==> job 4028: inputs <==
Design mainModule, start of the top module:
module mainModule(
		input clk, input reset,
		output [31:0] imem_addr, input [31:0] imem_data,
		output wb_alu_we, output [2:0] wb_alu_rd, output [31:0] wb_alu_data,
		output wb_mem_we, output [2:0] wb_mem_rd, output [7:0] wb_mem_data,
		output [3:0] flags
	);
	wire IF_flush, ID_flush, EX_flush; 
	wire pcWrite, p1_pipeline_regWrite;
	wire p2_pipeline_regWrite, p2_pipeline_stall;
	wire hu_pcWrite, hu_p1_regWrite, hu_stall;
	wire p3_pipeline_regWrite = 1'b1;
	wire [1:0]  f_mem_reg_rn_sel, f_alu_reg_rm_sel, f_alu_reg_rn_sel;	 
	wire [1:0] f_mem_reg_rd_sel;
	wire f_memStage_mem_rd_sel;
	wire [31:0] p2_pc_branchTarget, pc_jumpTarget; 
	wire [1:0] pcSrc;
	wire [15:0] p1_aluInstr, p1_memInstr;  
	wire [31:0] p1_pc_plus4;
	IFStage the_IFStage(
		clk, reset, p1_pipeline_regWrite, IF_flush, 
		pcWrite, 	p2_pc_branchTarget, pc_jumpTarget, 
		pcSrc,  
		p1_aluInstr, p1_memInstr, p1_pc_plus4,
		imem_addr, imem_data
	);
	wire p2_memRead, p2_memWrite, p2_alu_regWrite, p2_mem_regWrite, p2_flag_regWrite;
	wire p2_aluOp, p2_aluSrcB;
	wire p2_isBranch, p2_isJump; 
	wire p3_memRead, p3_memWrite, p3_alu_regWrite, p3_mem_regWrite;
	wire p4_alu_regWrite, p4_mem_regWrite;
	wire [2:0] p2_alu_rm, p2_alu_rn, p2_alu_rd, p2_mem_rn, p2_mem_rd;
	wire [2:0] p3_alu_rd, p3_mem_rd;
	wire [2:0] p4_alu_rd, p4_mem_rd;
	wire [31:0] p2_alu_reg_rm, p2_alu_reg_rn, p2_mem_reg_rn, p2_mem_reg_rd;  
	wire [31:0] p2_alu_imm, p2_memOffset;
	wire [7:0] p3_mem_reg_rd;
	wire [31:0] p3_alu_aluOut, p3_mem_address;
	wire [31:0] p4_alu_aluOut, p4_mem_memOut;
	wire [31:0] f_mem_reg_rn_1, f_mem_reg_rn_2, f_mem_reg_rn_3;	 
	wire [7:0] f_mem_reg_rd_1, f_mem_reg_rd_2, f_mem_reg_rd_3;		 
	wire [31:0] f_alu_reg_rm_1, f_alu_reg_rm_2, f_alu_reg_rm_3;	 
	wire [31:0] f_alu_reg_rn_1, f_alu_reg_rn_2, f_alu_reg_rn_3; 	 
	wire [7:0] f_memStage_mem_reg_rd;	
	assign f_mem_reg_rn_1 = p3_alu_aluOut; assign f_mem_reg_rn_2 = p4_alu_aluOut; assign f_mem_reg_rn_3 = p4_mem_memOut;
  ...
export LEC_CHECK = 0
export CAP_MARGIN = 35
export CELL_PAD_IN_SITES_DETAIL_PLACEMENT = 2
export CELL_PAD_IN_SITES_GLOBAL_PLACEMENT = 3
export CORE_ASPECT_RATIO = 1.07
export CORE_MARGIN = 2
export CORE_UTILIZATION = 67
export CTS_CLUSTER_DIAMETER = 245
export CTS_CLUSTER_SIZE = 19
export GPL_ROUTABILITY_DRIVEN = 0
export GPL_TIMING_DRIVEN = 0
export MAX_ROUTING_LAYER = met4
export MIN_ROUTING_LAYER = met1
export PLACE_DENSITY_LB_ADDON = 0.09
export SETUP_SLACK_MARGIN = -0.75
export SLEW_MARGIN = 20
create_clock -name core_clock -period 10.2 [get_ports {clk}]
run.sh (not shown) runs the stock make flow with config.mk's settings and CLKGATE_MAP_FILE=.
==> job 6020 (differences from job 4028) <==
- CAP_MARGIN: 35 -> 20
- CELL_PAD_IN_SITES_DETAIL_PLACEMENT: 2 -> unset
- CELL_PAD_IN_SITES_GLOBAL_PLACEMENT: 3 -> unset
- CORE_ASPECT_RATIO: 1.07 -> unset
- CORE_UTILIZATION: 67 -> 30
- CTS_CLUSTER_DIAMETER: 245 -> 310
- CTS_CLUSTER_SIZE: 19 -> unset
- GPL_ROUTABILITY_DRIVEN: 0 -> unset
- GPL_TIMING_DRIVEN: 0 -> unset
- MAX_ROUTING_LAYER: met4 -> unset
- MIN_ROUTING_LAYER: met1 -> unset
- PLACE_DENSITY_LB_ADDON: 0.09 -> unset
- SETUP_SLACK_MARGIN: -0.75 -> unset
==> flow/constraint.sdc (replaced) <==
create_clock -name core_clock -period 10.0 [get_ports {clk}]
set_input_delay 2.0000 -clock core_clock [delete_from_list [all_inputs] [get_ports {clk}]]
set_output_delay 2.0000 -clock core_clock [all_outputs]
set_load 0.01 [all_outputs]
==> job 2278 (differences from job 4028) <==
- CAP_MARGIN: 35 -> 20
- CELL_PAD_IN_SITES_DETAIL_PLACEMENT: 2 -> unset
- CELL_PAD_IN_SITES_GLOBAL_PLACEMENT: 3 -> 0
- CORE_ASPECT_RATIO: 1.07 -> unset
- CTS_CLUSTER_SIZE: 19 -> unset
- GPL_ROUTABILITY_DRIVEN: 0 -> unset
- GPL_TIMING_DRIVEN: 0 -> unset
- MAX_ROUTING_LAYER: met4 -> unset
- PLACE_DENSITY: unset -> 0.64
- PLACE_DENSITY_LB_ADDON: 0.09 -> unset
- SETUP_SLACK_MARGIN: -0.75 -> unset
==> flow/constraint.sdc (replaced) <==
create_clock -name core_clock -period 6.96 [get_ports {clk}]
set_input_delay 1.3920 -clock core_clock [delete_from_list [all_inputs] [get_ports {clk}]]
set_output_delay 1.3920 -clock core_clock [all_outputs]
set_load 0.01 [all_outputs]
==> results <==
|  | job 6020 | job 2278 | job 4028 |
|---|---|---|---|
| Result of the run | timing/DRC/antenna clean | timing/DRC/antenna clean | did not finish |
| Stage where the flow stopped | - | - | 3_1_place_gp_skip_io |
| Clock network power consumption | 2.64 mW | 3.55 mW | - |
| Non-clock buffers | 212 | 242 | - |
| Tcrit/Tclk final | 84.2% | 95.6% | - |
| Combinational power | 3.61 mW | 5.14 mW | - |
| Sum of overflow across all layers after global routing | 0 | 0 | - |
| Vertical die dimension | 339 um | 228 um | 236 um |
| Sequential cell area in the final layout | 12500 um^2 | 12500 um^2 | - |
| Critical path peak fanout | 34 | 7 | - |
| Maximum level of the CTS H-tree | 3 | 3 | - |
| Element type at the critical path end | register | register | - |
| Most repeated library cell on the critical path | or4_1 | or4_1 | - |
| DR WL/cell | 23.3 um | 25.2 um | - |

---

==> 09-22 <==
mainModule again, from the RTL that the note above started with.
Settings: LEC_CHECK=0, CAP_MARGIN=35, CELL_PAD_IN_SITES_GLOBAL_PLACEMENT=3, CORE_MARGIN=2, CORE_UTILIZATION=67, CTS_CLUSTER_DIAMETER=245, CTS_CLUSTER_SIZE=19, MIN_ROUTING_LAYER=met1, PLACE_DENSITY=0.64, SLEW_MARGIN=20; clock period 10.2 ns.
==> inputs of 02-17, as changes to 09-22 <==
- CAP_MARGIN: 35 -> 20
- CELL_PAD_IN_SITES_GLOBAL_PLACEMENT: 3 -> unset
- CORE_UTILIZATION: 67 -> 60
- CTS_CLUSTER_DIAMETER: 245 -> unset
- CTS_CLUSTER_SIZE: 19 -> unset
- MIN_ROUTING_LAYER: met1 -> unset
- PLACE_DENSITY: 0.64 -> 0.6
==> flow/constraint.sdc (replaced) <==
create_clock -name core_clock -period 6.5 [get_ports {clk}]
set_input_delay 1.3000 -clock core_clock [delete_from_list [all_inputs] [get_ports {clk}]]
set_output_delay 1.3000 -clock core_clock [all_outputs]
set_load 0.01 [all_outputs]
==> comparison table <==
Outcome: 09-22 did not finish; 02-17 timing/DRC/antenna clean
Failing step: 09-22 global placement without I/O (3_1_place_gp_skip_io); 02-17 -
Most used flip-flop cell: 09-22 sky130_fd_sc_hd__dfxtp_1; 02-17 sky130_fd_sc_hd__dfxtp_1
Overall die height: 09-22 228 µm; 02-17 241 µm
Post-synth tally of flip-flops with integrated enable: 09-22 0; 02-17 0
Core Footprint: 09-22 50,000 µm²; 02-17 55,300 µm²
Number of flip-flops and latches in the synthesized netlist: 09-22 622; 02-17 622
Starting Density: 09-22 0.676; 02-17 0.610
Compound-cell area share of the yosys netlist: 09-22 0.260; 02-17 0.260
Count of different cell masters after synthesis: 09-22 84; 02-17 84
Total die size: 09-22 52,200 µm²; 02-17 58,200 µm²
Die X: 09-22 228 µm; 02-17 241 µm
Register share after synthesis: 09-22 0.369; 02-17 0.369
Placement row count: 09-22 82; 02-17 86

---

==> run K <==
Starting RTL as in the previous note.
Design mainModule, start of the top module:
module mainModule(
		input clk, input reset,
		output [31:0] imem_addr, input [31:0] imem_data,
		output wb_alu_we, output [2:0] wb_alu_rd, output [31:0] wb_alu_data,
		output wb_mem_we, output [2:0] wb_mem_rd, output [7:0] wb_mem_data,
		output [3:0] flags
	);
Settings: LEC_CHECK=0, CAP_MARGIN=20, CORE_MARGIN=2, CORE_UTILIZATION=72, CTS_CLUSTER_DIAMETER=373, CTS_CLUSTER_SIZE=14, PLACE_DENSITY_LB_ADDON=0.08, SETUP_SLACK_MARGIN=-0.45, SLEW_MARGIN=20; clock period 5.23 ns.
==> run P (differences from run K) <==
--- a/flow/config.mk
+++ b/flow/config.mk
@@ -9,7 +9,4 @@
 export CORE_MARGIN = 2
-export CORE_UTILIZATION = 72
-export CTS_CLUSTER_DIAMETER = 373
-export CTS_CLUSTER_SIZE = 14
-export PLACE_DENSITY_LB_ADDON = 0.08
-export SETUP_SLACK_MARGIN = -0.45
+export CORE_UTILIZATION = 40
+export PLACE_DENSITY = 0.6
 export SLEW_MARGIN = 20
==> flow/constraint.sdc (replaced) <==
create_clock -name core_clock -period 11.5 [get_ports {clk}]
set_input_delay 2.3000 -clock core_clock [delete_from_list [all_inputs] [get_ports {clk}]]
set_output_delay 2.3000 -clock core_clock [all_outputs]
set_load 0.01 [all_outputs]
==> run C (differences from run K) <==
--- a/flow/config.mk
+++ b/flow/config.mk
@@ -9,7 +9,3 @@
 export CORE_MARGIN = 2
-export CORE_UTILIZATION = 72
-export CTS_CLUSTER_DIAMETER = 373
-export CTS_CLUSTER_SIZE = 14
-export PLACE_DENSITY_LB_ADDON = 0.08
-export SETUP_SLACK_MARGIN = -0.45
+export CORE_UTILIZATION = 55
 export SLEW_MARGIN = 20
==> flow/constraint.sdc (replaced) <==
create_clock -name core_clock -period 4.58 [get_ports {clk}]
set_input_delay 0.9160 -clock core_clock [delete_from_list [all_inputs] [get_ports {clk}]]
set_output_delay 0.9160 -clock core_clock [all_outputs]
set_load 0.01 [all_outputs]
==> results <==
- Wire length is about the same in run P and run C.
- In hold slack, run C and run P hardly differ.
- The highest first-iteration DRC count belongs to run K, the lowest to run P.
- Via count: run P < run C < run K.
- Critical path depth is the same in run K and run C.
- Synthesized cell count is the same in run K and run C.
- Run P finished clean. Run K ran to the end with violations: setup timing. Run C finished with setup timing left.
- In flip-flop count, run K and run P do not differ.
- Utilization, lowest first: run P, run C, run K.
==> figures <==
metric                                                        run K       run P            run C
Status                                              failed layout checks  timing/DRC/antenna clean  failed layout checks
Violated checks                                        setup timing           -     setup timing
Arrival time of data at the critical path endpoint          6610 ps     8880 ps          6600 ps
Flop-to-flop setup slack                                    -810 ps     3190 ps         -1450 ps
Placed Area                                              36,380 µm²  34,790 µm²       37,350 µm²
Global-route wire length before repair                   192,600 µm  197,600 µm       198,900 µm
Floorplan core density                                       72.66%      40.40%           55.82%
Placement Setup Slack                                      -1014 ps     3296 ps         -1611 ps
Overall power after layout                                17,140 µW     8023 µW        21,600 µW
Combinational Area                                       19,510 µm²  19,010 µm²       19,870 µm²
Uppermost layer routed                                         met5        met4             met5
Sw Pwr                                                      7326 µW     3356 µW          8817 µW
Combinational-cell power consumption                        7680 µW     3100 µW          9140 µW
Final design area excluding fillers                      38,340 µm²  37,010 µm²       40,850 µm²
Clock network fraction of total power                         20.3%       27.7%            26.4%
Met1 demand-to-capacity share in global routing              60.32%      38.68%           50.84%
Power Internal                                              9817 µW     4668 µW        12,790 µW
Final core area utilization                                  82.52%      44.30%           67.55%
Minimum clock period after layout                           6041 ps     8310 ps          6027 ps
Power figures rest on the tool's default switching activity, not on a simulated workload.
